==> run E: inputs <==
Design MazeRunner, start of the top module:
module MazeRunner(clk,RST_n,SS_n,MOSI,MISO,SCLK,PWMR,PWML,
                  DIRR,DIRL,IR_EN,BMPL_n,BMPR_n,buzz,
				  buzz_n,RX,LED);
Settings: LEC_CHECK=0, CAP_MARGIN=20, CORE_MARGIN=2, CORE_UTILIZATION=72, CTS_CLUSTER_SIZE=50, PLACE_DENSITY=0.64, SETUP_SLACK_MARGIN=-0.46, SLEW_MARGIN=20; clock period 4.6 ns.
run.sh (not shown) runs the stock make flow with config.mk's settings and CLKGATE_MAP_FILE=.
==> run C (differences from run E) <==
- CORE_UTILIZATION: 72 -> 68
- CTS_CLUSTER_SIZE: 50 -> not set
- PLACE_DENSITY: 0.64 -> not set
- SETUP_SLACK_MARGIN: -0.46 -> not set
==> flow/constraint.sdc (replaced) <==
create_clock -name core_clock -period 5.09 [get_ports {clk}]
set_input_delay 1.0180 -clock core_clock [delete_from_list [all_inputs] [get_ports {clk}]]
set_output_delay 1.0180 -clock core_clock [all_outputs]
set_load 0.01 [all_outputs]
==> notes <==
Run C completed and failed the layout checks on negative setup slack. Run E finished but fails on negative setup slack. Between run C and run E, the lower critical path depth is in run C (gap 2). Between run C and run E, the lower clock-buffer cell count is in run E (gap 10). In synthesized area, run C and run E do not differ. Of run C and run E, run E has the higher final area (gap 3.0%, measured against run E). Synthesized cell count is the same in run C and run E. In run E the worst hold slack is lower than in run C, by 0.0089 ns. Of run C and run E, run E has the higher first-iteration DRC count (gap about 50%, measured against run E).
==> figures <==
metric                                                                            run C                 run E
Run status                                                              failed layout checks  failed layout checks
Layout check failures                                              negative setup slack  negative setup slack
Crit path time final                                                            5.78 ns               6.01 ns
Clock-pin transition on the worst setup and hold timing paths                   0.06 ns               0.07 ns
Lkg Pwr                                                                         11.4 nW               11.8 nW
Standard cell core area                                                      0.0317 mm2            0.0303 mm2
Fraction of the core area covered by cells at the end of the flow                 0.833                 0.897
Antenna diode count                                                                   0                     2
Via-per-instance ratio                                                             5.98                  6.39
Worst hold margin                                                              0.305 ns              0.296 ns
Setup TNS                                                                      -3.46 ns             -13.77 ns
Number of global-route vias before repair                                         17.2k                 18.1k
Clock buffer instance count of the final layout                                      65                    55
Instance count on the critical path                                                  25                    27
Number of setup violations in the final report                                       10                    17
Number of buffers inserted by post-CTS setup repair                                  37                    41
P per Cell Area                                                              248 mW/mm2            277 mW/mm2

========
==> inputs of run a <==
Starting RTL as in the previous note.
clock: 13.5 ns
lec_check: 0
cap_margin: 20
core_margin: 2
core_utilization: 40
cts_cluster_diameter: 77
gpl_routability_driven: 0
gpl_timing_driven: 1
hold_slack_margin: 0.19
setup_slack_margin: -0.12
slew_margin: 5
==> run b (differences from run a) <==
ABC_AREA = 1   (was unset)
CORE_UTILIZATION = 72   (was 40)
CTS_CLUSTER_DIAMETER = 394   (was 77)
CTS_CLUSTER_SIZE = 15   (was unset)
GPL_ROUTABILITY_DRIVEN = unset   (was 0)
GPL_TIMING_DRIVEN = unset   (was 1)
HOLD_SLACK_MARGIN = unset   (was 0.19)
PLACE_DENSITY_LB_ADDON = 0.19   (was unset)
SETUP_SLACK_MARGIN = unset   (was -0.12)
SLEW_MARGIN = 20   (was 5)
==> flow/constraint.sdc (replaced) <==
create_clock -name core_clock -period 5.09 [get_ports {clk}]
set_input_delay 1.0180 -clock core_clock [delete_from_list [all_inputs] [get_ports {clk}]]
set_output_delay 1.0180 -clock core_clock [all_outputs]
set_load 0.01 [all_outputs]
==> run c (differences from run a) <==
ABC_AREA = 1   (was unset)
CORE_UTILIZATION = 72   (was 40)
CTS_CLUSTER_DIAMETER = unset   (was 77)
GPL_ROUTABILITY_DRIVEN = unset   (was 0)
GPL_TIMING_DRIVEN = unset   (was 1)
HOLD_SLACK_MARGIN = unset   (was 0.19)
PLACE_DENSITY = 0.65   (was unset)
SETUP_SLACK_MARGIN = 0.01   (was -0.12)
SLEW_MARGIN = 20   (was 5)
==> flow/constraint.sdc (replaced) <==
create_clock -name core_clock -period 4.72 [get_ports {clk}]
set_input_delay 0.9440 -clock core_clock [delete_from_list [all_inputs] [get_ports {clk}]]
set_output_delay 0.9440 -clock core_clock [all_outputs]
set_load 0.01 [all_outputs]
==> qor summary <==
quantity                                                                      run a                       run c                       run b
Floorplan Core Area                                                       54100 um2                   30600 um2                   30600 um2
Site Rows                                                                        85                          64                          64
Tally of OpenROAD warnings                                                       48                          51                          49
Fin Hold WS                                                                  305 ps                      301 ps                      295 ps
Fraction of synthesized area in multiplexers                                  2.08%                      0.146%                      0.146%
Compound-cell area share of the yosys netlist                                 13.3%                       11.4%                       11.4%
Post-synthesis share of cell area spent on and, or, nand and nor gates        14.9%                       17.8%                       17.8%
Post-detail-place hpwl                                                      32.4 mm                     36.7 mm                     35.7 mm
Crit path capture type                                                  output port                        flop                        flop
Total stage count of the critical path                                           15                          36                          36
Global routing usage on met1                                                  23.0%                       39.4%                       39.1%
Share of final layout cell area taken by clock buffers and inverters          6.22%                       5.19%                       3.36%
Area delta synth->final                                                       11.1%                       20.4%                       18.0%
Clock network fraction of total power                                         48.3%                       46.5%                       39.4%
Total number of multi-input combinational cells                                1566                        1675                        1675
Result of the run                                  no timing/DRC/antenna violations  complete, but fails checks  complete, but fails checks
Reasons for failing layout checks                                                 -        negative setup slack        negative setup slack
Share of the final layout cell area in sequential cells                       42.5%                       38.7%                       39.5%
Total length of routed wires                                                46.8 mm                     58.2 mm                     58.1 mm
Area of the synthesized netlist per yosys stat                            22000 um2                   22400 um2                   22400 um2
Worst vdd rail ir drop                                                      92.5 uV                      455 uV                      369 uV
# nets final                                                                   2387                        2954                        2926
Number of buffers added for setup after CTS                                       0                          34                          60
Gates resized, CTS repair                                                         0                          94                         100

========
==> inputs of v19 <==
Starting RTL as in the previous note.
Settings: LEC_CHECK=0, CAP_MARGIN=20, CELL_PAD_IN_SITES_GLOBAL_PLACEMENT=3, CORE_ASPECT_RATIO=1.61, CORE_MARGIN=5, CORE_UTILIZATION=55, GPL_TIMING_DRIVEN=0, MAX_ROUTING_LAYER=met4, PLACE_DENSITY_LB_ADDON=0.28, SETUP_SLACK_MARGIN=-0.28, SLEW_MARGIN=0; clock period 10.8 ns.
==> v38 (differences from v19) <==
==> flow/config.mk (replaced) <==
export PLATFORM = sky130hd
export DESIGN_NAME = MazeRunner
export DESIGN_NICKNAME = MazeRunner
export VERILOG_FILES = /design/flow/design.v
export SDC_FILE = /design/flow/constraint.sdc
export NUM_CORES = 4
export LEC_CHECK = 0
export CAP_MARGIN = 20
export CORE_MARGIN = 2
export CORE_UTILIZATION = 40
export PLACE_DENSITY = 0.6
export SLEW_MARGIN = 20
==> flow/constraint.sdc (replaced) <==
create_clock -name core_clock -period 7.84 [get_ports {clk}]
set_input_delay 1.5680 -clock core_clock [delete_from_list [all_inputs] [get_ports {clk}]]
set_output_delay 1.5680 -clock core_clock [all_outputs]
set_load 0.01 [all_outputs]
==> v32 (differences from v19) <==
==> flow/config.mk (replaced) <==
export PLATFORM = sky130hd
export DESIGN_NAME = MazeRunner
export DESIGN_NICKNAME = MazeRunner
export VERILOG_FILES = /design/flow/design.v
export SDC_FILE = /design/flow/constraint.sdc
export NUM_CORES = 4
export LEC_CHECK = 0
export CAP_MARGIN = 20
export CORE_MARGIN = 2
export CORE_UTILIZATION = 20
export PLACE_DENSITY = 0.6
export SLEW_MARGIN = 20
==> flow/constraint.sdc (replaced) <==
create_clock -name core_clock -period 10.1 [get_ports {clk}]
set_input_delay 2.0200 -clock core_clock [delete_from_list [all_inputs] [get_ports {clk}]]
set_output_delay 2.0200 -clock core_clock [all_outputs]
set_load 0.01 [all_outputs]
==> qor summary <==
| item | v19 | v32 | v38 |
|---|---|---|---|
| DR WL met2 | - | 20700 um | 22100 um |
| DR WL met3 | - | 1490 um | 1830 um |
| Diodes inserted | - | 0 | 0 |
| Highest routed layer | - | met5 | met4 |
| Critical path arrival | - | 6.24 ns | 7.52 ns |
| Logic Gate Count | - | 1566 | 1566 |
| Power Combinational | - | 60.5 uW | 77.7 uW |
| Number of cell rows | 93 | 121 | 85 |
| Number of antenna violations at the first check in global routing | - | 2 | 0 |
| TritonCTS clock tree | - | built | built |
| Routed vias/inst | - | 4.19 | 5.30 |
| Clock-pin slew on the worst setup and hold paths | - | 0.04 ns | 0.06 ns |
| Pin count of the biggest net entering global routing | - | 143 | 88 |
| Reg-to-reg startpoint | - | iERR.datapath.error[12]$_SDFFE_PP0P_ | iINTF.line_present$_DFFE_PN0P_ |
| Outcome | stopped before the end | no timing/DRC/antenna violations | no timing/DRC/antenna violations |
| Stage where the flow stopped | global placement without I/O | - | - |
| Post-DR wirelength/cell | - | 12.6 um | 16.0 um |

========
==> exp/fjord: inputs <==
MazeRunner again, from the RTL that the note above started with.
// MazeRunner
module MazeRunner(clk,RST_n,SS_n,MOSI,MISO,SCLK,PWMR,PWML,
                  DIRR,DIRL,IR_EN,BMPL_n,BMPR_n,buzz,
				  buzz_n,RX,LED);
  input clk;		 
  input RST_n;		 
  output SS_n;		 
  output MOSI;		 
  output SCLK;		 
  input MISO;		 
  output PWMR;		 
  output PWML;		 
  output DIRR;		 
  output DIRL;		 
  output IR_EN;		 
  input BMPL_n;		 
  input BMPR_n;		 
  output buzz;		 
  output buzz_n;
  input RX;			 
  output [7:0] LED;	 
  wire rst_n;		 
  wire send_resp;	 
  wire cmd_rdy;		 
  wire [15:0] cmd;	 
  wire clr_cmd_rdy;	 
  wire [11:0] IR_R0,IR_R1,IR_R2,IR_R3;
  wire [11:0] IR_L0,IR_L1,IR_L2,IR_L3;
  wire moving;
  wire IR_vld;					 
  wire line_present;		 
  wire err_vld;				 
  wire go;
  wire [15:0] err_raw;		 
  wire [15:0] err_opn_lp;	 
  wire [15:0] error;		 
  wire signed [11:0] lft_spd,rght_spd;
  wire bmp_raw;				 
  localparam FAST_SIM = 1;		 
  rst_synch iRST(.clk(clk),.RST_n(RST_n),.rst_n(rst_n));
  mtr_drv iDRV(.clk(clk), .rst_n(rst_n), .lft_duty(lft_spd), .rght_duty(rght_spd), .DIRL(DIRL), .DIRR(DIRR), .PWML(PWML), .PWMR(PWMR));
  ...
clock: 6.42 ns
lec_check: 0
abc_area: 1
cap_margin: 20
core_margin: 2
core_utilization: 72
cts_cluster_diameter: 389
cts_cluster_size: 10
place_density_lb_addon: 0.1
setup_slack_margin: 1.88
slew_margin: 20
==> exp/xenon (differences from exp/fjord) <==
--- a/flow/config.mk
+++ b/flow/config.mk
@@ -9,8 +9,7 @@
 export CAP_MARGIN = 20
 export CORE_MARGIN = 2
 export CORE_UTILIZATION = 72
-export CTS_CLUSTER_DIAMETER = 389
-export CTS_CLUSTER_SIZE = 10
-export PLACE_DENSITY_LB_ADDON = 0.1
-export SETUP_SLACK_MARGIN = 1.88
+export CTS_CLUSTER_SIZE = 72
+export PLACE_DENSITY = 0.37
+export SETUP_SLACK_MARGIN = 0.52
 export SLEW_MARGIN = 20
==> flow/constraint.sdc (replaced) <==
create_clock -name core_clock -period 4.72 [get_ports {clk}]
set_input_delay 0.9440 -clock core_clock [delete_from_list [all_inputs] [get_ports {clk}]]
set_output_delay 0.9440 -clock core_clock [all_outputs]
set_load 0.01 [all_outputs]
==> qor summary <==
Run status: exp/xenon failed layout checks; exp/fjord no timing/DRC/antenna violations
Reasons for failing layout checks: exp/xenon negative setup slack; exp/fjord -
Switching part of the total: exp/xenon 21.93%; exp/fjord 21.36%
Kind of end point of the critical path: exp/xenon flop; exp/fjord output pin
DRT iter0 DRCs: exp/xenon 2,047; exp/fjord 1,693
Portion of the layout cell area used by clock cells: exp/xenon 5.013%; exp/fjord 5.099%
Global routing usage on met1: exp/xenon 38.86%; exp/fjord 37.36%
Part of the cycle the worst path needs: exp/xenon 123.1%; exp/fjord 95.77%
Final-report setup violation count: exp/xenon 13; exp/fjord 0
Critical path endpoint: exp/xenon iPID.D_term_flopped[14]; exp/fjord DIRR
Worst slack, placed: exp/xenon -0.7547 ns; exp/fjord 0.5034 ns
Total setup buffers inserted after CTS: exp/xenon 42; exp/fjord 107
Inserted Diodes: exp/xenon 0; exp/fjord 2
Global-route track usage on met3: exp/xenon 4.345%; exp/fjord 4.244%
Gr usage total: exp/xenon 32.62%; exp/fjord 32.56%
Routed WL: exp/xenon 61.65 mm; exp/fjord 62.08 mm
Required arrival time at the worst endpoint: exp/xenon 5.20 ns; exp/fjord 5.14 ns
Via count of the routed design: exp/xenon 19,440; exp/fjord 19,151
Antenna violations before repair: exp/xenon 0; exp/fjord 1
Worst R2R Path Depth: exp/xenon 35; exp/fjord 34
Non-clock buffer area fraction after layout: exp/xenon 8.200%; exp/fjord 6.583%
Wirelength per Cell: exp/xenon 19.12 µm; exp/fjord 19.67 µm
Cts bufs inserted: exp/xenon 42; exp/fjord 46
Clock buffer count in the final layout: exp/xenon 47; exp/fjord 83

========
==> inputs of run X <==
MazeRunner again, from the RTL that the note above started with.
clock: 5.67 ns
lec_check: 0
abc_area: 1
cap_margin: 5
cell_pad_in_sites_detail_placement: 0
cell_pad_in_sites_global_placement: 1
core_margin: 5
core_utilization: 27
cts_cluster_diameter: 78
cts_cluster_size: 76
min_routing_layer: met2
place_density_lb_addon: 0.17
setup_slack_margin: -0.3
slew_margin: 10
==> run R: changes against run X <==
ABC_AREA = unset   (was 1)
CAP_MARGIN = 20   (was 5)
CELL_PAD_IN_SITES_DETAIL_PLACEMENT = unset   (was 0)
CELL_PAD_IN_SITES_GLOBAL_PLACEMENT = unset   (was 1)
CORE_MARGIN = 2   (was 5)
CORE_UTILIZATION = 40   (was 27)
CTS_CLUSTER_DIAMETER = unset   (was 78)
CTS_CLUSTER_SIZE = unset   (was 76)
MIN_ROUTING_LAYER = unset   (was met2)
PLACE_DENSITY = 0.6   (was unset)
PLACE_DENSITY_LB_ADDON = unset   (was 0.17)
SETUP_SLACK_MARGIN = unset   (was -0.3)
SLEW_MARGIN = 20   (was 10)
==> flow/constraint.sdc (replaced) <==
create_clock -name core_clock -period 9.13 [get_ports {clk}]
set_input_delay 1.8260 -clock core_clock [delete_from_list [all_inputs] [get_ports {clk}]]
set_output_delay 1.8260 -clock core_clock [all_outputs]
set_load 0.01 [all_outputs]
==> flow_metrics.env <==
# yosys + openroad results
export IMPL_p_int_mw=3.073
export IMPL_xor_area_share_pct=7.486
export IMPL_met2_wirelength_um=21320
export IMPL_status="no timing/DRC/antenna violations"
export IMPL_post_layout_nonfiller_instances=2930
export IMPL_critical_path_top_delay_family="buffers and inverters"
export IMPL_crit_required_ns=7.30
export IMPL_die_y_um=238.6
export IMPL_n_all_buffers=33
export IMPL_crit_buf_inv=4
the above is filed under run R

==> flow_metrics.env <==
# yosys + openroad results
export IMPL_p_int_mw=4.343
export IMPL_status="finished with violations"
export IMPL_critical_path_top_delay_family="AND-OR/OR-AND gates"
export IMPL_n_all_buffers=161
export IMPL_layout_setup_ws_ns=-0.002499
export IMPL_die_y_um=297.7
export IMPL_crit_required_ns=6.16
export IMPL_setup_violations=1
export IMPL_so_faults="setup timing"
export IMPL_met2_wirelength_um=31890
the above is filed under run X


========
==> inputs of trial 75 <==
Starting RTL as in the previous note.
Settings: LEC_CHECK=0, CAP_MARGIN=15, CORE_ASPECT_RATIO=0.7, CORE_MARGIN=6, CORE_UTILIZATION=68, GPL_ROUTABILITY_DRIVEN=0, MAX_ROUTING_LAYER=met4, PLACE_DENSITY_LB_ADDON=0.26, SETUP_SLACK_MARGIN=-0.2, SLEW_MARGIN=0; clock period 10.7 ns.
==> trial 89 (differences from trial 75) <==
==> flow/config.mk (replaced) <==
export PLATFORM = sky130hd
export DESIGN_NAME = MazeRunner
export DESIGN_NICKNAME = MazeRunner
export VERILOG_FILES = /design/flow/design.v
export SDC_FILE = /design/flow/constraint.sdc
export NUM_CORES = 4
export LEC_CHECK = 0
export CAP_MARGIN = 20
export CORE_MARGIN = 2
export CORE_UTILIZATION = 34
export CTS_CLUSTER_DIAMETER = 77
export GPL_ROUTABILITY_DRIVEN = 0
export GPL_TIMING_DRIVEN = 0
export HOLD_SLACK_MARGIN = 0.19
export MAX_ROUTING_LAYER = met4
export SETUP_SLACK_MARGIN = -0.12
export SLEW_MARGIN = 5
==> flow/constraint.sdc (replaced) <==
create_clock -name core_clock -period 13.5 [get_ports {clk}]
set_input_delay 2.7000 -clock core_clock [delete_from_list [all_inputs] [get_ports {clk}]]
set_output_delay 2.7000 -clock core_clock [all_outputs]
set_load 0.01 [all_outputs]
==> results_slide.txt <==
Run Summary

Run status
  • Status: finished clean

Finish
  • Area grow syn2layout: 8.845%
  • Gate Area: 10830 µm²

Timing
  • Final worst slack: 2.459 ns

Power
  • Pint: 2.488 mW

Setup path
  • Slowest CP cell: nand4_1
  • Crit path capture: DIRR

Place
  • Cell Area, Placed: 22580 µm²
Source of the figures above: trial 75

==> results_slide.txt <==
Run Summary

Run status
  • Status: finished clean

Finish
  • Area grow syn2layout: 13.59%

Yosys
  • Top-count cell post-synth: nand2_1
  • Sequential share of the synthesized area: 47.27%
  • Top cells, area: dfrtp_1 (21%), edfxtp_1 (17%), ha_1 (9.3%), dfxtp_1 (8.5%), xnor2_1 (4.5%)

Setup path
  • Crit path capture: DIRL
  • Slowest CP cell: clkdlybuf4s50_1

Place
  • Cell Area, Placed: 23550 µm²

Power
  • Pint: 2.002 mW
  • Sequential share of power: 50.7%

Clock network
  • Root Driver: clkbuf_16

Global route
  • Met3 Use GR: 2.122%
Source of the figures above: trial 89

Power and IR drop assume default switching activity.
